## run.sh

```bash
#!/bin/bash
# the make line also repeats each setting of config.mk as NAME=value (left out here)
make -C /OpenROAD-flow-scripts/flow DESIGN_CONFIG=/design/flow/config.mk WORK_HOME=/design/flow/orfs CLKGATE_MAP_FILE= finish
```

## config.mk

```make
export PLATFORM = sky130hd
export DESIGN_NAME = a_filter_reference_32x11
export DESIGN_NICKNAME = a_filter_reference_32x11
export VERILOG_FILES = /design/flow/design.v
export SDC_FILE = /design/flow/constraint.sdc
export NUM_CORES = 4
export LEC_CHECK = 0
export CAP_MARGIN = 0
export CORE_MARGIN = 2
export CORE_UTILIZATION = 70
export CTS_CLUSTER_DIAMETER = 201
export CTS_CLUSTER_SIZE = 41
export SETUP_SLACK_MARGIN = 0.35
export SLEW_MARGIN = 20
```

## constraint.sdc

```tcl
create_clock -name core_clock -period 4.37 [get_ports {clk}]
set_input_delay 0.8740 -clock core_clock [delete_from_list [all_inputs] [get_ports {clk}]]
set_output_delay 0.8740 -clock core_clock [all_outputs]
set_load 0.01 [all_outputs]
```

## design.v

```verilog
module rad4_reference(
    input [31:0] x,
    input [10:0] y,
    output [31:0] p
    );
    wire [5:0] sign_factor;
    wire [32:0] PP_5;
    wire [32:0] PP_4;
    wire [32:0] PP_3;
    wire [32:0] PP_2;
    wire [32:0] PP_1;
    wire [32:0] PP_0;
    wire [2:0] tmp1;
    wire [2:0] tmp0;
    assign tmp1 = {y[10],y[10:9]}; 
    assign tmp0 = {y[1:0],1'b0};
    rad4_BE PP5_gen(
        .x1(tmp1),
        .y(x),
        .sign_factor(sign_factor[5]),
        .PP(PP_5)
        );
    rad4_BE PP4_gen(
        .x1(y[9:7]),
        .y(x),
        .sign_factor(sign_factor[4]),
        .PP(PP_4)
        );
    rad4_BE PP3_gen(
        .x1(y[7:5]),
        .y(x),
        .sign_factor(sign_factor[3]),
        .PP(PP_3)
        );
    rad4_BE PP2_gen(
        .x1(y[5:3]),
        .y(x),
        .sign_factor(sign_factor[2]),
        .PP(PP_2)
        );
    rad4_BE PP1_gen(
        .x1(y[3:1]),
        .y(x),
        .sign_factor(sign_factor[1]),
        .PP(PP_1)
        );
    rad4_BE PP0_gen(
        .x1(tmp0),
        .y(x),
        .sign_factor(sign_factor[0]),
        .PP(PP_0)
        );
    PP_add Final(
        .sign_factor(sign_factor),
        .PP_5(PP_5),
        .PP_4(PP_4),
        .PP_3(PP_3),
        .PP_2(PP_2),
        .PP_1(PP_1),
        .PP_0(PP_0),
        .p(p)
        );
endmodule
module rad4_BE(
    input [2:0] x1,
    input [31:0] y,
    output sign_factor,
    output [32:0] PP
    );
    wire one, two, sign;
    code encode_block(
        .one(one),
        .two(two),
        .sign(sign),
        .y2(x1[2]),
        .y1(x1[1]),
        .y0(x1[0])
        );
    wire [32:0] tmp1_pp; 
    assign tmp1_pp = {y[31],y};  
    wire [33:0] out1;
    assign out1[0] = sign;
    genvar i;
    generate
        for ( i = 0; i < 33; i = i+1 )
            begin : pp_rad4_first 
            product pp_pr(tmp1_pp[i],out1[i],one,two,sign,PP[i],out1[i+1]);
            end
    endgenerate
    sgn_gen sign_gen(one,two,sign,sign_factor);
endmodule
module code(one,two,sign,y2,y1,y0);  
	input y2,y1,y0;                     
	output one,two,sign;                
	wire [1:0]k;                        
	xor x1(one,y0,y1);                  
	xor x2(k[1],y2,y1);                 
	not n1(k[0],one);                   
	and a1(two,k[0],k[1]);              
	assign sign=y2;                     
endmodule   
module product(x1,x0,one,two,sign,p,i);
	input x1,x0,sign,one,two;
	output p,i;
	wire [1:0] k;
	xor xo1(i,x1,sign);
	and a1(k[1],i,one);
	and a0(k[0],x0,two);
	or o1(p,k[1],k[0]);
endmodule
module sgn_gen(one,two,sign,sign_factor);
    input sign,one,two;
    output sign_factor;
    wire k;
    or o1(k,one,two);
    and a1(sign_factor,sign,k);
endmodule
module PP_add(
    input [5:0] sign_factor,
    input [32:0] PP_5,
    input [32:0] PP_4,
    input [32:0] PP_3,
    input [32:0] PP_2,
    input [32:0] PP_1,
    input [32:0] PP_0,
    output [31:0] p
    );
    wire [5:0] E_MSB;
    assign E_MSB[0] = ~ PP_0[32];
    assign E_MSB[1] = ~ PP_1[32];
    assign E_MSB[2] = ~ PP_2[32];
    assign E_MSB[3] = ~ PP_3[32];
    assign E_MSB[4] = ~ PP_4[32];
    assign E_MSB[5] = ~ PP_5[32];
    wire [33:0] sum00_FA;
    wire [33:0] carry00_FA;
    wire [33:0] tmp001_FA;
    wire [33:0] tmp002_FA;
    wire [33:0] tmp003_FA;
    assign tmp001_FA = {E_MSB[0],{3{PP_0[32]}},PP_0[32:4],PP_0[2]};
    assign tmp002_FA = {E_MSB[1],PP_1[32],PP_1[32:2],PP_1[0]};
    assign tmp003_FA = {PP_2,sign_factor[1]};
    genvar i001;
    generate
        for (i001 = 0; i001 < 34; i001 = i001 + 1)
            begin : pp_fad00
            FAd pp_fad(tmp001_FA[i001],tmp002_FA[i001], tmp003_FA[i001], carry00_FA[i001],sum00_FA[i001]);
            end
    endgenerate
    wire [1:0] sum00_HA;
    wire [1:0] carry00_HA;
    wire [1:0] tmp001_HA;
    wire [1:0] tmp002_HA;
    assign tmp001_HA = {1'b1,PP_0[3]};
    assign tmp002_HA = {PP_2[32],PP_1[1]};
    genvar i002;
    generate
        for (i002 = 0; i002 < 2; i002 = i002 + 1)
            begin : pp_had00
            HAd pp_had(tmp001_HA[i002],tmp002_HA[i002],carry00_HA[i002],sum00_HA[i002]);
            end
    endgenerate
    wire [32:0] sum01_FA;
    wire [32:0] carry01_FA;
    wire [32:0] tmp011_FA;
    wire [32:0] tmp012_FA;
    wire [32:0] tmp013_FA;
    assign tmp011_FA = {1'b1,E_MSB[3],PP_3[32],PP_3[32:4],PP_3[2]};
    assign tmp012_FA = {PP_4[32],PP_4[32:2],PP_4[0]};
    assign tmp013_FA = {PP_5[31:0],sign_factor[4]};
    genvar i011;
    generate
        for (i011 = 0; i011 < 33; i011 = i011 + 1)
            begin : pp_fad01
            FAd pp_fad(tmp011_FA[i011],tmp012_FA[i011], tmp013_FA[i011], carry01_FA[i011],sum01_FA[i011]);
            end
    endgenerate
    wire [1:0] sum01_HA;
    wire [1:0] carry01_HA;
    wire [1:0] tmp011_HA;
    wire [1:0] tmp012_HA;
    assign tmp011_HA = {E_MSB[4],PP_3[3]};
    assign tmp012_HA = {PP_5[32],PP_4[1]};
    genvar i012;
    generate
        for (i012 = 0; i012 < 2; i012 = i012 + 1)
            begin : pp_had01
            HAd pp_had(tmp011_HA[i012],tmp012_HA[i012],carry01_HA[i012],sum01_HA[i012]);
            end
    endgenerate
    wire [33:0] sum10_FA;
    wire [33:0] carry10_FA;
    wire [33:0] tmp101_FA;
    wire [33:0] tmp102_FA;
    wire [33:0] tmp103_FA;
    assign tmp101_FA = {E_MSB[2],sum00_HA[1],sum00_FA[33:3],sum00_FA[1]};
    assign tmp102_FA = {carry00_HA[1],carry00_FA[33:2],carry00_HA[0]};
    assign tmp103_FA = {sum01_FA[29:1],sum01_HA[0],sum01_FA[0],PP_3[1:0],sign_factor[2]};
    genvar i010;
    generate
        for (i010 = 0; i010 < 34; i010 = i010 + 1)
            begin : pp_fad10
            FAd pp_fad(tmp101_FA[i010],tmp102_FA[i010], tmp103_FA[i010], carry10_FA[i010],sum10_FA[i010]);
            end
    endgenerate
    wire [1:0] sum10_HA;
    wire [1:0] carry10_HA;
    wire [1:0] tmp101_HA;
    wire [1:0] tmp102_HA;
    assign tmp101_HA = {1'b1,sum00_FA[2]};
    assign tmp102_HA = {sum01_FA[30],carry00_FA[1]};
    genvar i013;
    generate
        for (i013 = 0; i013 < 2; i013 = i013 + 1)
            begin : pp_had11
            HAd pp_had(tmp101_HA[i013],tmp102_HA[i013],carry10_HA[i013],sum10_HA[i013]);
            end
    endgenerate
    wire [32:0] sum20_FA;
    wire [32:0] carry20_FA;
    wire [32:0] tmp201_FA;
    wire [32:0] tmp202_FA;
    wire [32:0] tmp203_FA;
    assign tmp201_FA = {carry10_HA[1],sum10_HA[1],sum10_FA[33:4],sum10_FA[1]};
    assign tmp202_FA = {sum01_FA[31],carry10_FA[33:3],carry10_HA[0]};
    assign tmp203_FA = {carry01_FA[30:1],carry01_HA[0],carry01_FA[0],sign_factor[3]};
    genvar i020;
    generate
        for (i020 = 0; i020 < 33; i020 = i020 + 1)
            begin : pp_fad20
            FAd pp_fad(tmp201_FA[i020],tmp202_FA[i020], tmp203_FA[i020], carry20_FA[i020],sum20_FA[i020]);
            end
    endgenerate
    wire [3:0] sum20_HA;
    wire [3:0] carry20_HA;
    wire [3:0] tmp201_HA;
    wire [3:0] tmp202_HA;
    assign tmp201_HA = {sum01_HA[1],sum01_FA[32],sum10_FA[3:2]};
    assign tmp202_HA = {carry01_FA[32:31],carry10_FA[2:1]};
    genvar i021;
    generate
        for (i021 = 0; i021 < 4; i021 = i021 + 1)
            begin : pp_had21
            HAd pp_had(tmp201_HA[i021],tmp202_HA[i021],carry20_HA[i021],sum20_HA[i021]);
            end
    endgenerate
    wire  sum30_FA;
    wire  carry30_FA;
    FAd pp_fad(sum20_FA[2],carry20_FA[1], sign_factor[5], carry30_FA,sum30_FA);
    wire [32:0] sum30_HA;
    wire [32:0] carry30_HA;
    wire [32:0] tmp301_HA;
    wire [32:0] tmp302_HA;
    assign tmp301_HA = {carry01_HA[1],sum20_HA[3:2],sum20_FA[32:3]};
    assign tmp302_HA = {carry20_HA[3:2],carry20_FA[32:2]};
    genvar i031;
    generate
        for (i031 = 0; i031 < 33; i031 = i031 + 1)
            begin : pp_had31
            HAd pp_had(tmp301_HA[i031],tmp302_HA[i031],carry30_HA[i031],sum30_HA[i031]);
            end
    endgenerate
    wire [44:0] tmp_sum;
    wire [44:0] tmp_add1;
    wire [44:0] tmp_add2;
    assign tmp_add1 = {1'b0,sum30_HA,sum30_FA,sum20_FA[1],sum20_HA[1:0],sum20_FA[0],sum10_HA[0],sum10_FA[0],sum00_HA[0],sum00_FA[0],PP_0[1:0]};
    assign tmp_add2 = {carry30_HA,carry30_FA,1'b0,carry20_HA[1:0],carry20_FA[0],1'b0,carry10_FA[0],1'b0,carry00_FA[0],2'b0,sign_factor[0]}; 
    assign tmp_sum = tmp_add1 + tmp_add2;
    assign p = tmp_sum[41:10];
endmodule
module FAd(a,b,c,cy,sm);
	input a,b,c;
	output cy,sm;
	wire x,y,z;
	xor x1(x,a,b);
	xor x2(sm,x,c);
	and a1(y,a,b);
	and a2(z,x,c);
	or o1(cy,y,z);
endmodule 
module HAd(a,b,cy,sm);
	input a,b;
	output cy,sm;
	xor x1(sm,a,b);
	and a1(cy,a,b);
endmodule 
module rad4_reference1(
    input [31:0] x,
    input [10:0] y,
    output [31:0] p
    );
    wire [5:0] sign_factor;
    wire [32:0] PP_5;
    wire [32:0] PP_4;
    wire [32:0] PP_3;
    wire [32:0] PP_2;
    wire [32:0] PP_1;
    wire [32:0] PP_0;
    wire [2:0] tmp1;
    wire [2:0] tmp0;
    assign tmp1 = {y[10],y[10:9]}; 
    assign tmp0 = {y[1:0],1'b0};
    rad4_BE1 PP5_gen(
        .x1(tmp1),
        .y(x),
        .sign_factor(sign_factor[5]),
        .PP(PP_5)
        );
    rad4_BE1 PP4_gen(
        .x1(y[9:7]),
        .y(x),
        .sign_factor(sign_factor[4]),
        .PP(PP_4)
        );
    rad4_BE1 PP3_gen(
        .x1(y[7:5]),
        .y(x),
        .sign_factor(sign_factor[3]),
        .PP(PP_3)
        );
    rad4_BE1 PP2_gen(
        .x1(y[5:3]),
        .y(x),
        .sign_factor(sign_factor[2]),
        .PP(PP_2)
        );
    rad4_BE1 PP1_gen(
        .x1(y[3:1]),
        .y(x),
        .sign_factor(sign_factor[1]),
        .PP(PP_1)
        );
    rad4_BE1 PP0_gen(
        .x1(tmp0),
        .y(x),
        .sign_factor(sign_factor[0]),
        .PP(PP_0)
        );
    PP_add1 Final(
        .sign_factor(sign_factor),
        .PP_5(PP_5),
        .PP_4(PP_4),
        .PP_3(PP_3),
        .PP_2(PP_2),
        .PP_1(PP_1),
        .PP_0(PP_0),
        .p(p)
        );
endmodule
module rad4_BE1(
    input [2:0] x1,
    input [31:0] y,
    output sign_factor,
    output [32:0] PP
    );
    wire one, two, sign;
    code1 encode1_block(
        .one(one),
        .two(two),
        .sign(sign),
        .y2(x1[2]),
        .y1(x1[1]),
        .y0(x1[0])
        );
    wire [32:0] tmp1_pp; 
    assign tmp1_pp = {y[31],y};  
    wire [33:0] out1;
    assign out1[0] = sign;
    genvar i;
    generate
        for ( i = 0; i < 33; i = i+1 )
            begin : pp_rad4_first 
            product1 pp_pr(tmp1_pp[i],out1[i],one,two,sign,PP[i],out1[i+1]);
            end
    endgenerate
    assign sign_factor = sign & (one | two);
endmodule
module code1(one,two,sign,y2,y1,y0);  
	input y2,y1,y0;                     
	output one,two,sign;                
	wire [1:0]k;                        
	xor x1(one,y0,y1);                  
	xor x2(k[1],y2,y1);                 
	not n1(k[0],one);                   
	and a1(two,k[0],k[1]);              
	assign sign=y2;                     
endmodule   
module product1(x1,x0,one,two,sign,p,i);
	input x1,x0,sign,one,two;
	output p,i;
	wire [1:0] k;
	xor xo1(i,x1,sign);
	and a1(k[1],i,one);
	and a0(k[0],x0,two);
	or o1(p,k[1],k[0]);
endmodule
module PP_add1(
    input [5:0] sign_factor,
    input [32:0] PP_5,
    input [32:0] PP_4,
    input [32:0] PP_3,
    input [32:0] PP_2,
    input [32:0] PP_1,
    input [32:0] PP_0,
    output [31:0] p
    );
    wire [5:0] E_MSB;
    assign E_MSB[0] = ~ PP_0[32];
    assign E_MSB[1] = ~ PP_1[32];
    assign E_MSB[2] = ~ PP_2[32];
    assign E_MSB[3] = ~ PP_3[32];
    assign E_MSB[4] = ~ PP_4[32];
    assign E_MSB[5] = ~ PP_5[32];
    wire [33:0] sum00_FA;
    wire [33:0] carry00_FA;
    wire [33:0] tmp001_FA;
    wire [33:0] tmp002_FA;
    wire [33:0] tmp003_FA;
    assign tmp001_FA = {E_MSB[0],{3{PP_0[32]}},PP_0[32:4],PP_0[2]};
    assign tmp002_FA = {E_MSB[1],PP_1[32],PP_1[32:2],PP_1[0]};
    assign tmp003_FA = {PP_2,sign_factor[1]};
    genvar i001;
    generate
        for (i001 = 0; i001 < 34; i001 = i001 + 1)
            begin : pp_FAd100
            FAd1 pp_FAd1(tmp001_FA[i001],tmp002_FA[i001], tmp003_FA[i001], carry00_FA[i001],sum00_FA[i001]);
            end
    endgenerate
    wire [1:0] sum00_HA;
    wire [1:0] carry00_HA;
    wire [1:0] tmp001_HA;
    wire [1:0] tmp002_HA;
    assign tmp001_HA = {1'b1,PP_0[3]};
    assign tmp002_HA = {PP_2[32],PP_1[1]};
    genvar i002;
    generate
        for (i002 = 0; i002 < 2; i002 = i002 + 1)
            begin : pp_HAd100
            HAd1 pp_HAd1(tmp001_HA[i002],tmp002_HA[i002],carry00_HA[i002],sum00_HA[i002]);
            end
    endgenerate
    wire [32:0] sum01_FA;
    wire [32:0] carry01_FA;
    wire [32:0] tmp011_FA;
    wire [32:0] tmp012_FA;
    wire [32:0] tmp013_FA;
    assign tmp011_FA = {1'b1,E_MSB[3],PP_3[32],PP_3[32:4],PP_3[2]};
    assign tmp012_FA = {PP_4[32],PP_4[32:2],PP_4[0]};
    assign tmp013_FA = {PP_5[31:0],sign_factor[4]};
    genvar i011;
    generate
        for (i011 = 0; i011 < 33; i011 = i011 + 1)
            begin : pp_FAd101
            FAd1 pp_FAd1(tmp011_FA[i011],tmp012_FA[i011], tmp013_FA[i011], carry01_FA[i011],sum01_FA[i011]);
            end
    endgenerate
    wire [1:0] sum01_HA;
    wire [1:0] carry01_HA;
    wire [1:0] tmp011_HA;
    wire [1:0] tmp012_HA;
    assign tmp011_HA = {E_MSB[4],PP_3[3]};
    assign tmp012_HA = {PP_5[32],PP_4[1]};
    genvar i012;
    generate
        for (i012 = 0; i012 < 2; i012 = i012 + 1)
            begin : pp_HAd101
            HAd1 pp_HAd1(tmp011_HA[i012],tmp012_HA[i012],carry01_HA[i012],sum01_HA[i012]);
            end
    endgenerate
    wire [33:0] sum10_FA;
    wire [33:0] carry10_FA;
    wire [33:0] tmp101_FA;
    wire [33:0] tmp102_FA;
    wire [33:0] tmp103_FA;
    assign tmp101_FA = {E_MSB[2],sum00_HA[1],sum00_FA[33:3],sum00_FA[1]};
    assign tmp102_FA = {carry00_HA[1],carry00_FA[33:2],carry00_HA[0]};
    assign tmp103_FA = {sum01_FA[29:1],sum01_HA[0],sum01_FA[0],PP_3[1:0],sign_factor[2]};
    genvar i010;
    generate
        for (i010 = 0; i010 < 34; i010 = i010 + 1)
            begin : pp_FAd110
            FAd1 pp_FAd1(tmp101_FA[i010],tmp102_FA[i010], tmp103_FA[i010], carry10_FA[i010],sum10_FA[i010]);
            end
    endgenerate
    wire [1:0] sum10_HA;
    wire [1:0] carry10_HA;
    wire [1:0] tmp101_HA;
    wire [1:0] tmp102_HA;
    assign tmp101_HA = {1'b1,sum00_FA[2]};
    assign tmp102_HA = {sum01_FA[30],carry00_FA[1]};
    genvar i013;
    generate
        for (i013 = 0; i013 < 2; i013 = i013 + 1)
            begin : pp_HAd111
            HAd1 pp_HAd1(tmp101_HA[i013],tmp102_HA[i013],carry10_HA[i013],sum10_HA[i013]);
            end
    endgenerate
    wire [32:0] sum20_FA;
    wire [32:0] carry20_FA;
    wire [32:0] tmp201_FA;
    wire [32:0] tmp202_FA;
    wire [32:0] tmp203_FA;
    assign tmp201_FA = {carry10_HA[1],sum10_HA[1],sum10_FA[33:4],sum10_FA[1]};
    assign tmp202_FA = {sum01_FA[31],carry10_FA[33:3],carry10_HA[0]};
    assign tmp203_FA = {carry01_FA[30:1],carry01_HA[0],carry01_FA[0],sign_factor[3]};
    genvar i020;
    generate
        for (i020 = 0; i020 < 33; i020 = i020 + 1)
            begin : pp_FAd120
            FAd1 pp_FAd1(tmp201_FA[i020],tmp202_FA[i020], tmp203_FA[i020], carry20_FA[i020],sum20_FA[i020]);
            end
    endgenerate
    wire [3:0] sum20_HA;
    wire [3:0] carry20_HA;
    wire [3:0] tmp201_HA;
    wire [3:0] tmp202_HA;
    assign tmp201_HA = {sum01_HA[1],sum01_FA[32],sum10_FA[3:2]};
    assign tmp202_HA = {carry01_FA[32:31],carry10_FA[2:1]};
    genvar i021;
    generate
        for (i021 = 0; i021 < 4; i021 = i021 + 1)
            begin : pp_HAd121
            HAd1 pp_HAd1(tmp201_HA[i021],tmp202_HA[i021],carry20_HA[i021],sum20_HA[i021]);
            end
    endgenerate
    wire  sum30_FA;
    wire  carry30_FA;
    FAd1 pp_FAd1(sum20_FA[2],carry20_FA[1], sign_factor[5], carry30_FA,sum30_FA);
    wire [32:0] sum30_HA;
    wire [32:0] carry30_HA;
    wire [32:0] tmp301_HA;
    wire [32:0] tmp302_HA;
    assign tmp301_HA = {carry01_HA[1],sum20_HA[3:2],sum20_FA[32:3]};
    assign tmp302_HA = {carry20_HA[3:2],carry20_FA[32:2]};
    genvar i031;
    generate
        for (i031 = 0; i031 < 33; i031 = i031 + 1)
            begin : pp_HAd131
            HAd1 pp_HAd1(tmp301_HA[i031],tmp302_HA[i031],carry30_HA[i031],sum30_HA[i031]);
            end
    endgenerate
    wire [44:0] tmp_sum;
    wire [44:0] tmp_add1;
    wire [44:0] tmp_add2;
    assign tmp_add1 = {1'b0,sum30_HA,sum30_FA,sum20_FA[1],sum20_HA[1:0],sum20_FA[0],sum10_HA[0],sum10_FA[0],sum00_HA[0],sum00_FA[0],PP_0[1:0]};
    assign tmp_add2 = {carry30_HA,carry30_FA,1'b0,carry20_HA[1:0],carry20_FA[0],1'b0,carry10_FA[0],1'b0,carry00_FA[0],2'b0,sign_factor[0]}; 
    assign tmp_sum = tmp_add1 + tmp_add2;
    assign p = tmp_sum[41:10];
endmodule
module FAd1(a,b,c,cy,sm);
	input a,b,c;
	output cy,sm;
	wire x,y,z;
	xor x1(x,a,b);
	xor x2(sm,x,c);
	and a1(y,a,b);
	and a2(z,x,c);
	or o1(cy,y,z);
endmodule 
module HAd1(a,b,cy,sm);
	input a,b;
	output cy,sm;
	xor x1(sm,a,b);
	and a1(cy,a,b);
endmodule 
module rad4_reference2(
    input [31:0] x,
    input [10:0] y,
    output [31:0] p
    );
    wire [5:0] sign_factor;
    wire [32:0] PP_5;
    wire [32:0] PP_4;
    wire [32:0] PP_3;
    wire [32:0] PP_2;
    wire [32:0] PP_1;
    wire [32:0] PP_0;
    wire [2:0] tmp1;
    wire [2:0] tmp0;
    assign tmp1 = {y[10],y[10:9]}; 
    assign tmp0 = {y[1:0],1'b0};
    rad4_BE2 PP5_gen(
        .x1(tmp1),
        .y(x),
        .sign_factor(sign_factor[5]),
        .PP(PP_5)
        );
    rad4_BE2 PP4_gen(
        .x1(y[9:7]),
        .y(x),
        .sign_factor(sign_factor[4]),
        .PP(PP_4)
        );
    rad4_BE2 PP3_gen(
        .x1(y[7:5]),
        .y(x),
        .sign_factor(sign_factor[3]),
        .PP(PP_3)
        );
    rad4_BE2 PP2_gen(
        .x1(y[5:3]),
        .y(x),
        .sign_factor(sign_factor[2]),
        .PP(PP_2)
        );
    rad4_BE2 PP1_gen(
        .x1(y[3:1]),
        .y(x),
        .sign_factor(sign_factor[1]),
        .PP(PP_1)
        );
    rad4_BE2 PP0_gen(
        .x1(tmp0),
        .y(x),
        .sign_factor(sign_factor[0]),
        .PP(PP_0)
        );
    PP_add2 Final(
        .sign_factor(sign_factor),
        .PP_5(PP_5),
        .PP_4(PP_4),
        .PP_3(PP_3),
        .PP_2(PP_2),
        .PP_1(PP_1),
        .PP_0(PP_0),
        .p(p)
        );
endmodule
module rad4_BE2(
    input [2:0] x1,
    input [31:0] y,
    output sign_factor,
    output [32:0] PP
    );
    wire one, two, sign;
    code2 encode2_block(
        .one(one),
        .two(two),
        .sign(sign),
        .y2(x1[2]),
        .y1(x1[1]),
        .y0(x1[0])
        );
    wire [32:0] tmp1_pp; 
    assign tmp1_pp = {y[31],y};  
    wire [33:0] out1;
    assign out1[0] = sign;
    genvar i;
    generate
        for ( i = 0; i < 33; i = i+1 )
            begin : pp_rad4_first 
            product2 pp_pr(tmp1_pp[i],out1[i],one,two,sign,PP[i],out1[i+1]);
            end
    endgenerate
    assign sign_factor = sign & (one | two);
endmodule
module code2(one,two,sign,y2,y1,y0);  
	input y2,y1,y0;                     
	output one,two,sign;                
	wire [1:0]k;                        
	xor x1(one,y0,y1);                  
	xor x2(k[1],y2,y1);                 
	not n1(k[0],one);                   
	and a1(two,k[0],k[1]);              
	assign sign=y2;                     
endmodule   
module product2(x1,x0,one,two,sign,p,i);
	input x1,x0,sign,one,two;
	output p,i;
	wire [1:0] k;
	xor xo1(i,x1,sign);
	and a1(k[1],i,one);
	and a0(k[0],x0,two);
	or o1(p,k[1],k[0]);
endmodule
module PP_add2(
    input [5:0] sign_factor,
    input [32:0] PP_5,
    input [32:0] PP_4,
    input [32:0] PP_3,
    input [32:0] PP_2,
    input [32:0] PP_1,
    input [32:0] PP_0,
    output [31:0] p
    );
    wire [5:0] E_MSB;
    assign E_MSB[0] = ~ PP_0[32];
    assign E_MSB[1] = ~ PP_1[32];
    assign E_MSB[2] = ~ PP_2[32];
    assign E_MSB[3] = ~ PP_3[32];
    assign E_MSB[4] = ~ PP_4[32];
    assign E_MSB[5] = ~ PP_5[32];
    wire [33:0] sum00_FA;
    wire [33:0] carry00_FA;
    wire [33:0] tmp001_FA;
    wire [33:0] tmp002_FA;
    wire [33:0] tmp003_FA;
    assign tmp001_FA = {E_MSB[0],{3{PP_0[32]}},PP_0[32:4],PP_0[2]};
    assign tmp002_FA = {E_MSB[1],PP_1[32],PP_1[32:2],PP_1[0]};
    assign tmp003_FA = {PP_2,sign_factor[1]};
    genvar i001;
    generate
        for (i001 = 0; i001 < 34; i001 = i001 + 1)
            begin : pp_FAd200
            FAd2 pp_FAd2(tmp001_FA[i001],tmp002_FA[i001], tmp003_FA[i001], carry00_FA[i001],sum00_FA[i001]);
            end
    endgenerate
    wire [1:0] sum00_HA;
    wire [1:0] carry00_HA;
    wire [1:0] tmp001_HA;
    wire [1:0] tmp002_HA;
    assign tmp001_HA = {1'b1,PP_0[3]};
    assign tmp002_HA = {PP_2[32],PP_1[1]};
    genvar i002;
    generate
        for (i002 = 0; i002 < 2; i002 = i002 + 1)
            begin : pp_HAd200
            HAd2 pp_HAd2(tmp001_HA[i002],tmp002_HA[i002],carry00_HA[i002],sum00_HA[i002]);
            end
    endgenerate
    wire [32:0] sum01_FA;
    wire [32:0] carry01_FA;
    wire [32:0] tmp011_FA;
    wire [32:0] tmp012_FA;
    wire [32:0] tmp013_FA;
    assign tmp011_FA = {1'b1,E_MSB[3],PP_3[32],PP_3[32:4],PP_3[2]};
    assign tmp012_FA = {PP_4[32],PP_4[32:2],PP_4[0]};
    assign tmp013_FA = {PP_5[31:0],sign_factor[4]};
    genvar i011;
    generate
        for (i011 = 0; i011 < 33; i011 = i011 + 1)
            begin : pp_FAd201
            FAd2 pp_FAd2(tmp011_FA[i011],tmp012_FA[i011], tmp013_FA[i011], carry01_FA[i011],sum01_FA[i011]);
            end
    endgenerate
    wire [1:0] sum01_HA;
    wire [1:0] carry01_HA;
    wire [1:0] tmp011_HA;
    wire [1:0] tmp012_HA;
    assign tmp011_HA = {E_MSB[4],PP_3[3]};
    assign tmp012_HA = {PP_5[32],PP_4[1]};
    genvar i012;
    generate
        for (i012 = 0; i012 < 2; i012 = i012 + 1)
            begin : pp_HAd201
            HAd2 pp_HAd2(tmp011_HA[i012],tmp012_HA[i012],carry01_HA[i012],sum01_HA[i012]);
            end
    endgenerate
    wire [33:0] sum10_FA;
    wire [33:0] carry10_FA;
    wire [33:0] tmp101_FA;
    wire [33:0] tmp102_FA;
    wire [33:0] tmp103_FA;
    assign tmp101_FA = {E_MSB[2],sum00_HA[1],sum00_FA[33:3],sum00_FA[1]};
    assign tmp102_FA = {carry00_HA[1],carry00_FA[33:2],carry00_HA[0]};
    assign tmp103_FA = {sum01_FA[29:1],sum01_HA[0],sum01_FA[0],PP_3[1:0],sign_factor[2]};
    genvar i010;
    generate
        for (i010 = 0; i010 < 34; i010 = i010 + 1)
            begin : pp_FAd210
            FAd2 pp_FAd2(tmp101_FA[i010],tmp102_FA[i010], tmp103_FA[i010], carry10_FA[i010],sum10_FA[i010]);
            end
    endgenerate
    wire [1:0] sum10_HA;
    wire [1:0] carry10_HA;
    wire [1:0] tmp101_HA;
    wire [1:0] tmp102_HA;
    assign tmp101_HA = {1'b1,sum00_FA[2]};
    assign tmp102_HA = {sum01_FA[30],carry00_FA[1]};
    genvar i013;
    generate
        for (i013 = 0; i013 < 2; i013 = i013 + 1)
            begin : pp_HAd211
            HAd2 pp_HAd2(tmp101_HA[i013],tmp102_HA[i013],carry10_HA[i013],sum10_HA[i013]);
            end
    endgenerate
    wire [32:0] sum20_FA;
    wire [32:0] carry20_FA;
    wire [32:0] tmp201_FA;
    wire [32:0] tmp202_FA;
    wire [32:0] tmp203_FA;
    assign tmp201_FA = {carry10_HA[1],sum10_HA[1],sum10_FA[33:4],sum10_FA[1]};
    assign tmp202_FA = {sum01_FA[31],carry10_FA[33:3],carry10_HA[0]};
    assign tmp203_FA = {carry01_FA[30:1],carry01_HA[0],carry01_FA[0],sign_factor[3]};
    genvar i020;
    generate
        for (i020 = 0; i020 < 33; i020 = i020 + 1)
            begin : pp_FAd220
            FAd2 pp_FAd2(tmp201_FA[i020],tmp202_FA[i020], tmp203_FA[i020], carry20_FA[i020],sum20_FA[i020]);
            end
    endgenerate
    wire [3:0] sum20_HA;
    wire [3:0] carry20_HA;
    wire [3:0] tmp201_HA;
    wire [3:0] tmp202_HA;
    assign tmp201_HA = {sum01_HA[1],sum01_FA[32],sum10_FA[3:2]};
    assign tmp202_HA = {carry01_FA[32:31],carry10_FA[2:1]};
    genvar i021;
    generate
        for (i021 = 0; i021 < 4; i021 = i021 + 1)
            begin : pp_HAd221
            HAd2 pp_HAd2(tmp201_HA[i021],tmp202_HA[i021],carry20_HA[i021],sum20_HA[i021]);
            end
    endgenerate
    wire  sum30_FA;
    wire  carry30_FA;
    FAd2 pp_FAd2(sum20_FA[2],carry20_FA[1], sign_factor[5], carry30_FA,sum30_FA);
    wire [32:0] sum30_HA;
    wire [32:0] carry30_HA;
    wire [32:0] tmp301_HA;
    wire [32:0] tmp302_HA;
    assign tmp301_HA = {carry01_HA[1],sum20_HA[3:2],sum20_FA[32:3]};
    assign tmp302_HA = {carry20_HA[3:2],carry20_FA[32:2]};
    genvar i031;
    generate
        for (i031 = 0; i031 < 33; i031 = i031 + 1)
            begin : pp_HAd231
            HAd2 pp_HAd2(tmp301_HA[i031],tmp302_HA[i031],carry30_HA[i031],sum30_HA[i031]);
            end
    endgenerate
    wire [44:0] tmp_sum;
    wire [44:0] tmp_add1;
    wire [44:0] tmp_add2;
    assign tmp_add1 = {1'b0,sum30_HA,sum30_FA,sum20_FA[1],sum20_HA[1:0],sum20_FA[0],sum10_HA[0],sum10_FA[0],sum00_HA[0],sum00_FA[0],PP_0[1:0]};
    assign tmp_add2 = {carry30_HA,carry30_FA,1'b0,carry20_HA[1:0],carry20_FA[0],1'b0,carry10_FA[0],1'b0,carry00_FA[0],2'b0,sign_factor[0]}; 
    assign tmp_sum = tmp_add1 + tmp_add2;
    assign p = tmp_sum[41:10];
endmodule
module FAd2(a,b,c,cy,sm);
	input a,b,c;
	output cy,sm;
	wire x,y,z;
	xor x1(x,a,b);
	xor x2(sm,x,c);
	and a1(y,a,b);
	and a2(z,x,c);
	or o1(cy,y,z);
endmodule 
module HAd2(a,b,cy,sm);
	input a,b;
	output cy,sm;
	xor x1(sm,a,b);
	and a1(cy,a,b);
endmodule 
module rad4_reference3(
    input [31:0] x,
    input [10:0] y,
    output [31:0] p
    );
    wire [5:0] sign_factor;
    wire [32:0] PP_5;
    wire [32:0] PP_4;
    wire [32:0] PP_3;
    wire [32:0] PP_2;
    wire [32:0] PP_1;
    wire [32:0] PP_0;
    wire [2:0] tmp1;
    wire [2:0] tmp0;
    assign tmp1 = {y[10],y[10:9]}; 
    assign tmp0 = {y[1:0],1'b0};
    rad4_BE3 PP5_gen(
        .x1(tmp1),
        .y(x),
        .sign_factor(sign_factor[5]),
        .PP(PP_5)
        );
    rad4_BE3 PP4_gen(
        .x1(y[9:7]),
        .y(x),
        .sign_factor(sign_factor[4]),
        .PP(PP_4)
        );
    rad4_BE3 PP3_gen(
        .x1(y[7:5]),
        .y(x),
        .sign_factor(sign_factor[3]),
        .PP(PP_3)
        );
    rad4_BE3 PP2_gen(
        .x1(y[5:3]),
        .y(x),
        .sign_factor(sign_factor[2]),
        .PP(PP_2)
        );
    rad4_BE3 PP1_gen(
        .x1(y[3:1]),
        .y(x),
        .sign_factor(sign_factor[1]),
        .PP(PP_1)
        );
    rad4_BE3 PP0_gen(
        .x1(tmp0),
        .y(x),
        .sign_factor(sign_factor[0]),
        .PP(PP_0)
        );
    PP_add3 Final(
        .sign_factor(sign_factor),
        .PP_5(PP_5),
        .PP_4(PP_4),
        .PP_3(PP_3),
        .PP_2(PP_2),
        .PP_1(PP_1),
        .PP_0(PP_0),
        .p(p)
        );
endmodule
module rad4_BE3(
    input [2:0] x1,
    input [31:0] y,
    output sign_factor,
    output [32:0] PP
    );
    wire one, two, sign;
    code3 encode3_block(
        .one(one),
        .two(two),
        .sign(sign),
        .y2(x1[2]),
        .y1(x1[1]),
        .y0(x1[0])
        );
    wire [32:0] tmp1_pp; 
    assign tmp1_pp = {y[31],y};  
    wire [33:0] out1;
    assign out1[0] = sign;
    genvar i;
    generate
        for ( i = 0; i < 33; i = i+1 )
            begin : pp_rad4_first 
            product3 pp_pr(tmp1_pp[i],out1[i],one,two,sign,PP[i],out1[i+1]);
            end
    endgenerate
    assign sign_factor = sign & (one | two);
endmodule
module code3(one,two,sign,y2,y1,y0);  
	input y2,y1,y0;                     
	output one,two,sign;                
	wire [1:0]k;                        
	xor x1(one,y0,y1);                  
	xor x2(k[1],y2,y1);                 
	not n1(k[0],one);                   
	and a1(two,k[0],k[1]);              
	assign sign=y2;                     
endmodule   
module product3(x1,x0,one,two,sign,p,i);
	input x1,x0,sign,one,two;
	output p,i;
	wire [1:0] k;
	xor xo1(i,x1,sign);
	and a1(k[1],i,one);
	and a0(k[0],x0,two);
	or o1(p,k[1],k[0]);
endmodule
module PP_add3(
    input [5:0] sign_factor,
    input [32:0] PP_5,
    input [32:0] PP_4,
    input [32:0] PP_3,
    input [32:0] PP_2,
    input [32:0] PP_1,
    input [32:0] PP_0,
    output [31:0] p
    );
    wire [5:0] E_MSB;
    assign E_MSB[0] = ~ PP_0[32];
    assign E_MSB[1] = ~ PP_1[32];
    assign E_MSB[2] = ~ PP_2[32];
    assign E_MSB[3] = ~ PP_3[32];
    assign E_MSB[4] = ~ PP_4[32];
    assign E_MSB[5] = ~ PP_5[32];
    wire [33:0] sum00_FA;
    wire [33:0] carry00_FA;
    wire [33:0] tmp001_FA;
    wire [33:0] tmp002_FA;
    wire [33:0] tmp003_FA;
    assign tmp001_FA = {E_MSB[0],{3{PP_0[32]}},PP_0[32:4],PP_0[2]};
    assign tmp002_FA = {E_MSB[1],PP_1[32],PP_1[32:2],PP_1[0]};
    assign tmp003_FA = {PP_2,sign_factor[1]};
    genvar i001;
    generate
        for (i001 = 0; i001 < 34; i001 = i001 + 1)
            begin : pp_FAd300
            FAd3 pp_FAd3(tmp001_FA[i001],tmp002_FA[i001], tmp003_FA[i001], carry00_FA[i001],sum00_FA[i001]);
            end
    endgenerate
    wire [1:0] sum00_HA;
    wire [1:0] carry00_HA;
    wire [1:0] tmp001_HA;
    wire [1:0] tmp002_HA;
    assign tmp001_HA = {1'b1,PP_0[3]};
    assign tmp002_HA = {PP_2[32],PP_1[1]};
    genvar i002;
    generate
        for (i002 = 0; i002 < 2; i002 = i002 + 1)
            begin : pp_HAd300
            HAd3 pp_HAd3(tmp001_HA[i002],tmp002_HA[i002],carry00_HA[i002],sum00_HA[i002]);
            end
    endgenerate
    wire [32:0] sum01_FA;
    wire [32:0] carry01_FA;
    wire [32:0] tmp011_FA;
    wire [32:0] tmp012_FA;
    wire [32:0] tmp013_FA;
    assign tmp011_FA = {1'b1,E_MSB[3],PP_3[32],PP_3[32:4],PP_3[2]};
    assign tmp012_FA = {PP_4[32],PP_4[32:2],PP_4[0]};
    assign tmp013_FA = {PP_5[31:0],sign_factor[4]};
    genvar i011;
    generate
        for (i011 = 0; i011 < 33; i011 = i011 + 1)
            begin : pp_FAd301
            FAd3 pp_FAd3(tmp011_FA[i011],tmp012_FA[i011], tmp013_FA[i011], carry01_FA[i011],sum01_FA[i011]);
            end
    endgenerate
    wire [1:0] sum01_HA;
    wire [1:0] carry01_HA;
    wire [1:0] tmp011_HA;
    wire [1:0] tmp012_HA;
    assign tmp011_HA = {E_MSB[4],PP_3[3]};
    assign tmp012_HA = {PP_5[32],PP_4[1]};
    genvar i012;
    generate
        for (i012 = 0; i012 < 2; i012 = i012 + 1)
            begin : pp_HAd301
            HAd3 pp_HAd3(tmp011_HA[i012],tmp012_HA[i012],carry01_HA[i012],sum01_HA[i012]);
            end
    endgenerate
    wire [33:0] sum10_FA;
    wire [33:0] carry10_FA;
    wire [33:0] tmp101_FA;
    wire [33:0] tmp102_FA;
    wire [33:0] tmp103_FA;
    assign tmp101_FA = {E_MSB[2],sum00_HA[1],sum00_FA[33:3],sum00_FA[1]};
    assign tmp102_FA = {carry00_HA[1],carry00_FA[33:2],carry00_HA[0]};
    assign tmp103_FA = {sum01_FA[29:1],sum01_HA[0],sum01_FA[0],PP_3[1:0],sign_factor[2]};
    genvar i010;
    generate
        for (i010 = 0; i010 < 34; i010 = i010 + 1)
            begin : pp_FAd310
            FAd3 pp_FAd3(tmp101_FA[i010],tmp102_FA[i010], tmp103_FA[i010], carry10_FA[i010],sum10_FA[i010]);
            end
    endgenerate
    wire [1:0] sum10_HA;
    wire [1:0] carry10_HA;
    wire [1:0] tmp101_HA;
    wire [1:0] tmp102_HA;
    assign tmp101_HA = {1'b1,sum00_FA[2]};
    assign tmp102_HA = {sum01_FA[30],carry00_FA[1]};
    genvar i013;
    generate
        for (i013 = 0; i013 < 2; i013 = i013 + 1)
            begin : pp_HAd311
            HAd3 pp_HAd3(tmp101_HA[i013],tmp102_HA[i013],carry10_HA[i013],sum10_HA[i013]);
            end
    endgenerate
    wire [32:0] sum20_FA;
    wire [32:0] carry20_FA;
    wire [32:0] tmp201_FA;
    wire [32:0] tmp202_FA;
    wire [32:0] tmp203_FA;
    assign tmp201_FA = {carry10_HA[1],sum10_HA[1],sum10_FA[33:4],sum10_FA[1]};
    assign tmp202_FA = {sum01_FA[31],carry10_FA[33:3],carry10_HA[0]};
    assign tmp203_FA = {carry01_FA[30:1],carry01_HA[0],carry01_FA[0],sign_factor[3]};
    genvar i020;
    generate
        for (i020 = 0; i020 < 33; i020 = i020 + 1)
            begin : pp_FAd320
            FAd3 pp_FAd3(tmp201_FA[i020],tmp202_FA[i020], tmp203_FA[i020], carry20_FA[i020],sum20_FA[i020]);
            end
    endgenerate
    wire [3:0] sum20_HA;
    wire [3:0] carry20_HA;
    wire [3:0] tmp201_HA;
    wire [3:0] tmp202_HA;
    assign tmp201_HA = {sum01_HA[1],sum01_FA[32],sum10_FA[3:2]};
    assign tmp202_HA = {carry01_FA[32:31],carry10_FA[2:1]};
    genvar i021;
    generate
        for (i021 = 0; i021 < 4; i021 = i021 + 1)
            begin : pp_HAd321
            HAd3 pp_HAd3(tmp201_HA[i021],tmp202_HA[i021],carry20_HA[i021],sum20_HA[i021]);
            end
    endgenerate
    wire  sum30_FA;
    wire  carry30_FA;
    FAd3 pp_FAd3(sum20_FA[2],carry20_FA[1], sign_factor[5], carry30_FA,sum30_FA);
    wire [32:0] sum30_HA;
    wire [32:0] carry30_HA;
    wire [32:0] tmp301_HA;
    wire [32:0] tmp302_HA;
    assign tmp301_HA = {carry01_HA[1],sum20_HA[3:2],sum20_FA[32:3]};
    assign tmp302_HA = {carry20_HA[3:2],carry20_FA[32:2]};
    genvar i031;
    generate
        for (i031 = 0; i031 < 33; i031 = i031 + 1)
            begin : pp_HAd331
            HAd3 pp_HAd3(tmp301_HA[i031],tmp302_HA[i031],carry30_HA[i031],sum30_HA[i031]);
            end
    endgenerate
    wire [44:0] tmp_sum;
    wire [44:0] tmp_add1;
    wire [44:0] tmp_add2;
    assign tmp_add1 = {1'b0,sum30_HA,sum30_FA,sum20_FA[1],sum20_HA[1:0],sum20_FA[0],sum10_HA[0],sum10_FA[0],sum00_HA[0],sum00_FA[0],PP_0[1:0]};
    assign tmp_add2 = {carry30_HA,carry30_FA,1'b0,carry20_HA[1:0],carry20_FA[0],1'b0,carry10_FA[0],1'b0,carry00_FA[0],2'b0,sign_factor[0]}; 
    assign tmp_sum = tmp_add1 + tmp_add2;
    assign p = tmp_sum[41:10];
endmodule
module FAd3(a,b,c,cy,sm);
	input a,b,c;
	output cy,sm;
	wire x,y,z;
	xor x1(x,a,b);
	xor x2(sm,x,c);
	and a1(y,a,b);
	and a2(z,x,c);
	or o1(cy,y,z);
endmodule 
module HAd3(a,b,cy,sm);
	input a,b;
	output cy,sm;
	xor x1(sm,a,b);
	and a1(cy,a,b);
endmodule 
module fos_exact_tra_v1(
    input [31:0] x_in,
    input [10:0] a1,
    input clk,
    input reset,
    output [31:0] y_out);
    wire [31:0] b1x;
    wire [31:0] a1y;
    wire signed [31:0] sum0_next;
    wire signed [31:0] sum1;
    reg signed [31:0] sum0;
    rad4_reference mult(sum1,a1,a1y);
    assign y_out = sum0 + x_in;
    assign sum1 = y_out;
    assign sum0_next = a1y - x_in;
    always @ (posedge clk)
    if (reset) begin
        sum0 <= 32'b0;
    end else begin
        sum0 <= sum0_next;
    end
endmodule
module fos_exact_v1(
    input [31:0] x_in,
    input [10:0] a1,
    input clk,
    input reset,
    output [31:0] y_out);
    wire signed [31:0] Data_feedforward;
    wire signed [31:0] Data_feedback;
    wire signed [31:0] sum0;
    reg signed  [31:0] Samples_in1; 
    reg signed  [31:0] Samples_in2; 
    reg signed  [31:0] Samples_out; 
    assign Data_feedforward = {Samples_in2}; 
    assign y_out = Samples_in1 - Data_feedforward - Data_feedback; 
    rad4_reference mult(Samples_out,a1,Data_feedback);
   always @ (posedge clk) 
   if(reset == 1) begin
         Samples_in1 <= 0; 
         Samples_in2 <= 0; 
         Samples_out <= 0; 
      end 
   else begin 
      Samples_in1 <= x_in; 
      Samples_in2 <= Samples_in1; 
      Samples_out <= y_out; 
   end 
endmodule
module fos_exact_tra_v2(
    input [31:0] x_in,
    input [10:0] a1,
    input clk,
    input reset,
    output [31:0] y_out);
    wire [31:0] b1x;
    wire [31:0] a1y;
    wire signed [31:0] sum0_next;
    wire signed [31:0] sum1;
    reg signed [31:0] sum0;
    rad4_reference1 mult(sum1,a1,a1y);
    assign y_out = sum0 + x_in;
    assign sum1 = y_out;
    assign sum0_next = a1y - x_in;
    always @ (posedge clk)
    if (reset) begin
        sum0 <= 32'b0;
    end else begin
        sum0 <= sum0_next;
    end
endmodule
module fos_exact_v2(
    input [31:0] x_in,
    input [10:0] a1,
    input clk,
    input reset,
    output [31:0] y_out);
    wire signed [31:0] Data_feedforward;
    wire signed [31:0] Data_feedback;
    wire signed [31:0] sum0;
    reg signed  [31:0] Samples_in1; 
    reg signed  [31:0] Samples_in2; 
    reg signed  [31:0] Samples_out; 
    assign Data_feedforward = {Samples_in2}; 
    assign y_out = Samples_in1 - Data_feedforward - Data_feedback; 
    rad4_reference1 mult(Samples_out,a1,Data_feedback);
   always @ (posedge clk) 
   if(reset == 1) begin
         Samples_in1 <= 0; 
         Samples_in2 <= 0; 
         Samples_out <= 0; 
      end 
   else begin 
      Samples_in1 <= x_in; 
      Samples_in2 <= Samples_in1; 
      Samples_out <= y_out; 
   end 
endmodule
module fos_exact_tra_v3(
    input [31:0] x_in,
    input [10:0] a1,
    input [10:0] b1,
    input clk,
    input reset,
    output [31:0] y_out);
    wire [31:0] b1x;
    wire [31:0] a1y;
    wire signed [31:0] sum0_next;
    wire signed [31:0] sum1;
    reg signed [31:0] sum0;
    rad4_reference2 mult(x_in,b1,b1x);
    rad4_reference2 mult2(sum1,a1,a1y);
    assign y_out = sum0 + x_in;
    assign sum1 = y_out;
    assign sum0_next = b1x + a1y;
    always @ (posedge clk)
    if (reset) begin
        sum0 <= 32'b0;
    end else begin
        sum0 <= sum0_next;
    end
endmodule
module fos_exact_v3(
    input [31:0] x_in,
    input [10:0] a1,
    input [10:0] b1,
    input clk,
    input reset,
    output [31:0] y_out);
    wire signed [31:0] Data_feedforward;
    wire signed [31:0] Data_feedback;
    wire signed [31:0] sum0;
    reg signed  [31:0] Samples_in1; 
    reg signed  [31:0] Samples_in2; 
    reg signed  [31:0] Samples_out; 
    assign y_out = Samples_in1 + Data_feedforward - Data_feedback; 
    rad4_reference2 mult(Samples_out,a1,Data_feedback);
    rad4_reference2 mult1(Samples_in2,b1,Data_feedforward);                     
   always @ (posedge clk) 
   if(reset == 1) begin
         Samples_in1 <= 0; 
         Samples_in2 <= 0; 
         Samples_out <= 0; 
      end 
   else begin 
      Samples_in1 <= x_in; 
      Samples_in2 <= Samples_in1; 
      Samples_out <= y_out; 
   end 
endmodule
module fos_exact_tra_v4(
    input [31:0] x_in,
    input [10:0] a1,
    input clk,
    input reset,
    output [31:0] y_out);
    wire [31:0] b1x;
    wire [31:0] a1y;
    wire signed [31:0] sum0_next;
    wire signed [31:0] sum1;
    reg signed [31:0] sum0;
    rad4_reference3 mult(sum1,a1,a1y);
    assign y_out = sum0 + x_in;
    assign sum1 = y_out;
    assign sum0_next = a1y;
    always @ (posedge clk)
    if (reset) begin
        sum0 <= 32'b0;
    end else begin
        sum0 <= sum0_next;
    end
endmodule
module fos_exact_v4(
    input [31:0] x_in,
    input [10:0] a1,
    input clk,
    input reset,
    output [31:0] y_out);
    wire signed [31:0] Data_feedforward;
    wire signed [31:0] Data_feedback;
    wire signed [31:0] sum0;
    reg signed  [31:0] Samples_in1; 
    reg signed  [31:0] Samples_in2; 
    reg signed  [31:0] Samples_out; 
    assign y_out = Samples_in1 - Data_feedback; 
    rad4_reference3 mult(Samples_out,a1,Data_feedback);
   always @ (posedge clk) 
   if(reset == 1) begin
         Samples_in1 <= 0; 
         Samples_in2 <= 0; 
         Samples_out <= 0; 
      end 
   else begin 
      Samples_in1 <= x_in; 
      Samples_in2 <= Samples_in1; 
      Samples_out <= y_out; 
   end 
endmodule
module a_filter_reference_32x11(
    input [31:0] x_in,
    input clk,
    input [5:0] reset,
    output [31:0] y_out);
    wire [10:0] a1_1;
    wire [10:0] a1_2;
    wire [10:0] a1_3;
    wire [10:0] a1_4;
    wire [10:0] b1;
    assign a1_1 = -11'sd208;
    assign a1_2 = -11'sd1021;
    assign a1_3 = -11'sd930;
    assign a1_4 = -11'sd1010;
    assign b1 = 11'sd307;
    wire [31:0] y_1;
    wire [31:0] y_2;
    wire [31:0] y_3;
    wire [31:0] y_4;
    wire [31:0] y_5;
    fos_exact_v4 first_stage(x_in,a1_4,clk,reset[0],y_1);
    fos_exact_v3 second_stage(y_1,a1_3,b1,clk,reset[1],y_2);
    fos_exact_v2 third_stage(y_2,a1_2,clk,reset[2],y_3);
    fos_exact_v2 fourth_stage(y_3,a1_2,clk,reset[3],y_4);
    fos_exact_v1 fifth_stage(y_4,a1_1,clk,reset[4],y_5);
    fos_exact_v1 sixth_stage(y_5,a1_1,clk,reset[5],y_out);
endmodule
```

==> impl_metrics.csv, run 1 <==
group,metric,value,unit
clock_tree,cts_max_path_buffers,3,
yosys,ff_type,"dfxtp_1",
clock_tree,numClockSinks,544,
placed_design,dpl.hpwl,136,mm
floorplanning,core-area,78600,sq um
floorplanning,initCoreUtil,70.4,%
yosys,synthCells,6357,
yosys,xor_share,5.79,%
run_status,lastStage,"5_1_grt",
yosys,top_area_cell,"ha_1",
placed_design,routabilityCongestion,0.943,
run_status,tool.error,"[ERROR GRT-0116] Global routing finished with congestion. Check the congestion regions in the DRC Viewer.",
yosys,ys_warn_count,4,
clock_tree,numCtsBuffers,17,
clock_tree,htree_levels,1,
yosys,postSynthSeqShare,19.7,%
floorplanning,die_x,285,microns
yosys,yosysUniqueCellTypes,76,
grt,grt-ovfl-total,154,
yosys,ys_sh_mux,0.197,%
floorplanning,die_h,285,microns
yosys,top_area_share,25.5,%
yosys,synth.most_common_cell,"inv_1",
yosys,yosys_cells,6357,
floorplanning,die_area,81300,sq um
yosys,syn_area_per_cell,8.70,sq um
yosys,common_cells,"inv_1, ha_1, nor2_1",
yosys,ys_sh_aoi,11.1,%
placed_design,port_buffers,70,
yosys,simple_gate_area_share,10.9,%
yosys,synthAdderAreaFrac,41.1,%
yosys,syn_nets,7954,
yosys,ys_chip_area,55300,sq um
yosys,topCombFamilyByArea,"adder cells",
grt,grt_use_total,73.9,%
yosys,ys_async_sr_fraction,0,%
run_status,status,"stopped before the end",
floorplanning,row_count,103,
yosys,ys_seq_elements,544,
yosys,edf_count,0,
yosys,top_cells_by_area,"ha_1, dfxtp_1, fa_1",
yosys,netlist_area,55300,sq um
floorplanning,io_pins,71,
clock_tree,root_buffer,"clkbuf_16",
## metrics by stage
step	TNS (ns)	utilization, %	setup slack [ns]	cell area, sq um	std cells
after floorplan	-311.00	-	-2.10	59200	6357
after global placement	-483.58	90.9	-2.64	71400	8804
after detailed placement	-560.50	90.9	-2.89	71400	8804
after CTS	-542.98	96.9	-3.26	76100	8973
## what timing repair did
| item | CTS |
|---|---|
| hold endpoints to repair | 0 |
| hold buffers | 0 |
| endpoints found under the setup margin | 375 |
| gates resized | 751 |
| buffers inserted | 150 |
| pin swaps | 444 |
## routing by layer
metal,GRT usage [%],overflow
met1,70.6,1
met3,53.6,6
met2,96.3,67
met5,16.5,2
met4,80.2,78
==> inputs of run 2 (changes only) <==
- CAP_MARGIN: 0 -> 20
- CORE_UTILIZATION: 70 -> 40
- CTS_CLUSTER_DIAMETER: 201 -> not set
- CTS_CLUSTER_SIZE: 41 -> not set
- SETUP_SLACK_MARGIN: 0.35 -> not set
- clock period: 4.37 -> 9.0 ns (I/O delays scaled with it)
==> run 2 against run 1 <==
  * Now clean on timing, DRC and antenna
  * Area after synthesis is the same
  * Die size grew 74%
  * Synthesized cell count is the same
==> impl_metrics.csv, run 2 <==
group,metric,value,unit
critical_path,endpoint,"y_out[28]",
critical_path,cpPeakStageDelay,0.56,ns
clock_tree,numClockSinks,544,
route,drc,0,
floorplanning,die_area,141000,sq um
flow_run,max_cap_viol_count,0,
critical_path,path_delay_family,"adder cells",
critical_path,critPathCaptureType,"primary output",
final_timing,setup_viol,0,
yosys,synth.most_common_cell,"inv_1",
yosys,ys_chip_area,55300,sq um
critical_path,cp.depth,33,
yosys,top_area_cell,"ha_1",
critical_path,worstReg2RegStart,"second_stage.Samples_in2[7]",
final_layout,final_nets,8063,
critical_path,reg2reg_depth,28,
critical_path,critPathSlowestCell,"fa_1",
critical_path,crit_type,"flip-flop to primary output",
final_layout,final_area,61200,sq um
flow_run,tool_warnings,128,
final_timing,rsz0062_at_grt,"true",
yosys,top_cells_by_area,"ha_1, dfxtp_1, fa_1",
yosys,topCombFamilyByArea,"adder cells",
yosys,edf_count,0,
grt,grt_pass1_wl,195,mm
critical_path,worst_setup_path_start_kind,"flip-flop",
grt,grt-ovfl-total,0,
final_timing,drv_slew,0,
final_layout,fin_util,44.6,%
route,vias,39800,
critical_path,cp.required,7.20,ns
clock_tree,path_clk_slew,0.06,ns
hold_path,worstHoldStart,"fourth_stage.Samples_in1[13]",
placed_design,dp_cells,8179,
route,via_per_inst,4.79,
run_status,status,"finished clean",
yosys,syn_area_per_cell,8.70,sq um
clock_tree,htree_levels,3,
final_timing,fin_skew,0.0439,ns
yosys,ys_warn_count,4,
floorplanning,row_count,136,
route,ant_nets,0,
yosys,ys_seq_elements,544,
yosys,simple_gate_area_share,10.9,%
clock_tree,cts_tree,"built",
floorplanning,io_pins,71,
route,drt-initial-drc-count,1255,
route,drt_pass1_iterations,5,
clock_tree,clock_latency,0.65,ns
final_timing,post-route-period-util,98.0,%
placed_design,port_buffers,70,
yosys,ys_sh_mux,0.197,%
final_layout,area_growth,10.7,%
hold_path,holdPathEnd,"fourth_stage.Samples_in2[13]",
final_layout,fill_cells,13500,
yosys,synthCells,6357,
clock_tree,root_buffer,"clkbuf_16",
floorplanning,initCoreUtil,40.3,%
final_timing,holdWs,0.461,ns
yosys,postSynthSeqShare,19.7,%
final_timing,tightest_slew,1.02,ns
final_timing,finalCriticalPeriod,8.82,ns
yosys,ys_sh_aoi,11.1,%
grt,grt_use_total,16.7,%
final_timing,slew-limit-headroom,31.7,%
clock_tree,cts_max_path_buffers,3,
yosys,xor_share,5.79,%
critical_path,crit_start,"sixth_stage.Samples_out[9]",
route,wl,115,mm
yosys,yosys_cells,6357,
placed_design,dpl.hpwl,96.4,mm
hold_path,hold_depth,2,
placed_design,routabilityCongestion,0.888,
yosys,syn_nets,7954,
final_timing,setup-tns-final,0,ns
yosys,top_area_share,25.5,%
critical_path,crit_buf_inv,10,
grt,grt_max_degree,97,
yosys,ys_async_sr_fraction,0,%
grt,grt_pass1_vias,41600,
critical_path,cp.arrival,7.02,ns
clock_tree,numCtsBuffers,66,
yosys,common_cells,"inv_1, ha_1, nor2_1",
yosys,netlist_area,55300,sq um
critical_path,crit_fanout,4,
floorplanning,die_h,376,microns
final_layout,fin_cells,8314,
final_timing,fmax,113,MHz
floorplanning,die_x,376,microns
grt,antenna_found_initial,2,
yosys,ff_type,"dfxtp_1",
yosys,synthAdderAreaFrac,41.1,%
floorplanning,core-area,137000,sq um
placed_design,pre_cts_slack,-0.0824,ns
critical_path,reg2reg_slack,0.82,ns
final_timing,hold_viol,0,
route,avgRoutedWirePerCell,13.8,microns
placed_design,post_dp_cell_area,58200,sq um
hold_path,min-delay-path-class,"flip-flop to flip-flop",
final_timing,postLayoutSetupSlackWorst,0.179,ns
critical_path,r2r-end,"third_stage.Samples_in1[28]",
yosys,yosysUniqueCellTypes,76,
## run 2: area by class of cell
cell class / instances / area, sq um / share of cell area, %
multi-input combinational: 4155 / 38800 / 63.3
timing repair buffer: 118 / 1040 / 1.70
sequential: 544 / 10900 / 17.8
inverter: 1581 / 5930 / 9.69
clock buffer: 89 / 1880 / 3.07
tap: 1794 / 2240 / 3.67
clock inverter: 29 / 448 / 0.731
antenna: 4 / 10.0 / 0.0163
## run 2: timing repair
action / in CTS / in global routing
endpoints found under the setup margin: 16 / 17
gates resized: 52 / 88
buffers inserted: 5 / 8
pin swaps: 13 / 37
hold buffers: 0 / 0
## run 2: metal layers
| metal | part of all wire [%] | wire length [microns] | vias up | GRT usage [%] |
|---|---|---|---|---|
| li1 | - | - | 20500 | - |
| met1 | 41 | 47100 | 18700 | 18.4 |
| met2 | 52 | 60000 | 425 | 31.8 |
| met3 | 2.1 | 2440 | 203 | 2.09 |
| met4 | 4.4 | 5000 | 0 | 6.99 |
| met5 | 0 | 0 | - | 0 |
==> inputs of run 3 (changes only) <==
- CORE_UTILIZATION: 40 -> 72
- CTS_CLUSTER_DIAMETER: not set -> 201
- CTS_CLUSTER_SIZE: not set -> 41
- MAX_ROUTING_LAYER: not set -> met4
- PLACE_DENSITY_LB_ADDON: not set -> 0.02
- clock period: 9.0 -> 4.37 ns (I/O delays scaled with it)
==> run 3 against run 2 <==
  * The flow now stops in 4_1_cts
  * Synthesized cell count unchanged
  * Die size fell by 44%
  * Area after synthesis stayed put
==> impl_metrics.csv, run 3 <==
group,metric,value,unit
yosys,ys_async_sr_fraction,0,%
placed_design,port_buffers,70,
yosys,syn_nets,7954,
floorplanning,io_pins,71,
yosys,netlist_area,55300,sq um
yosys,top_area_share,25.5,%
placed_design,post_dp_cell_area,71400,sq um
floorplanning,initCoreUtil,72.8,%
yosys,syn_area_per_cell,8.70,sq um
yosys,ys_sh_aoi,11.1,%
yosys,simple_gate_area_share,10.9,%
yosys,synthCells,6357,
placed_design,routabilityCongestion,0.947,
run_status,lastStage,"4_1_cts",
floorplanning,die_area,79100,sq um
yosys,ys_warn_count,4,
yosys,edf_count,0,
floorplanning,die_h,281,microns
yosys,yosysUniqueCellTypes,76,
yosys,synth.most_common_cell,"inv_1",
yosys,yosys_cells,6357,
run_status,tool.error,"[ERROR DPL-0033] detailed placement checks failed during check placement.",
yosys,ys_sh_mux,0.197,%
yosys,xor_share,5.79,%
yosys,ys_seq_elements,544,
yosys,synthAdderAreaFrac,41.1,%
yosys,top_area_cell,"ha_1",
run_status,status,"stopped before the end",
yosys,common_cells,"inv_1, ha_1, nor2_1",
yosys,ys_chip_area,55300,sq um
floorplanning,die_x,281,microns
yosys,topCombFamilyByArea,"adder cells",
placed_design,dpl.hpwl,156,mm
yosys,ff_type,"dfxtp_1",
yosys,postSynthSeqShare,19.7,%
yosys,top_cells_by_area,"ha_1, dfxtp_1, fa_1",
floorplanning,core-area,75900,sq um
floorplanning,row_count,101,
[run 3: stage by stage]
step | hold slack (ns) | setup WS (ns) | cells
floorplan | 0.414 | -2.10 | 6357
global placement | 0.456 | -2.72 | 8806
detailed placement | 0.457 | -3.10 | 8806
==> inputs of run 4 (changes only) <==
- ABC_AREA: not set -> 1
- CELL_PAD_IN_SITES_GLOBAL_PLACEMENT: not set -> 3
- CORE_ASPECT_RATIO: not set -> 1.52
- CORE_UTILIZATION: 72 -> 46
- CTS_CLUSTER_DIAMETER: 201 -> 289
- CTS_CLUSTER_SIZE: 41 -> 85
- GPL_ROUTABILITY_DRIVEN: not set -> 0
- GPL_TIMING_DRIVEN: not set -> 1
- PLACE_DENSITY_LB_ADDON: 0.02 -> not set
- SETUP_SLACK_MARGIN: not set -> -0.16
- SLEW_MARGIN: 20 -> 15
- clock period: 4.37 -> 6.45 ns (I/O delays scaled with it)
==> run 4 against run 3 <==
  * The run fails in 3_1_place_gp_skip_io
  * Area after synthesis up 14%
  * Die size grew 78%
  * Synthesized cell count grew 35%
==> impl_metrics.csv, run 4 <==
group,metric,value,unit
run_status,status,"stopped before the end",
run_status,lastStage,"3_1_place_gp_skip_io",
run_status,tool.error,"[ERROR GPL-0301] Utilization 102.296 % exceeds 100%.",
yosys,yosys_cells,8591,
yosys,simple_gate_area_share,18.0,%
floorplanning,core-area,136000,sq um
floorplanning,row_count,167,
yosys,ys_sh_aoi,9.97,%
yosys,topCombFamilyByArea,"adder cells",
yosys,xor_share,5.39,%
yosys,ys_warn_count,4,
yosys,postSynthSeqShare,17.2,%
yosys,synth.most_common_cell,"inv_1",
yosys,ys_seq_elements,544,
floorplanning,die_x,305,microns
yosys,synthAdderAreaFrac,35.9,%
yosys,top_area_cell,"ha_1",
yosys,common_cells,"inv_1, nand2_1, ha_1",
yosys,yosysUniqueCellTypes,66,
floorplanning,die_area,141000,sq um
yosys,syn_nets,10200,
yosys,syn_area_per_cell,7.37,sq um
yosys,synthCells,8591,
floorplanning,die_h,461,microns
floorplanning,initCoreUtil,46.4,%
yosys,ys_sh_mux,0,%
yosys,ys_chip_area,63300,sq um
yosys,ys_async_sr_fraction,0,%
yosys,top_cells_by_area,"ha_1, dfxtp_1, fa_1",
yosys,top_area_share,22.3,%
yosys,edf_count,0,
yosys,ff_type,"dfxtp_1",
yosys,netlist_area,63300,sq um
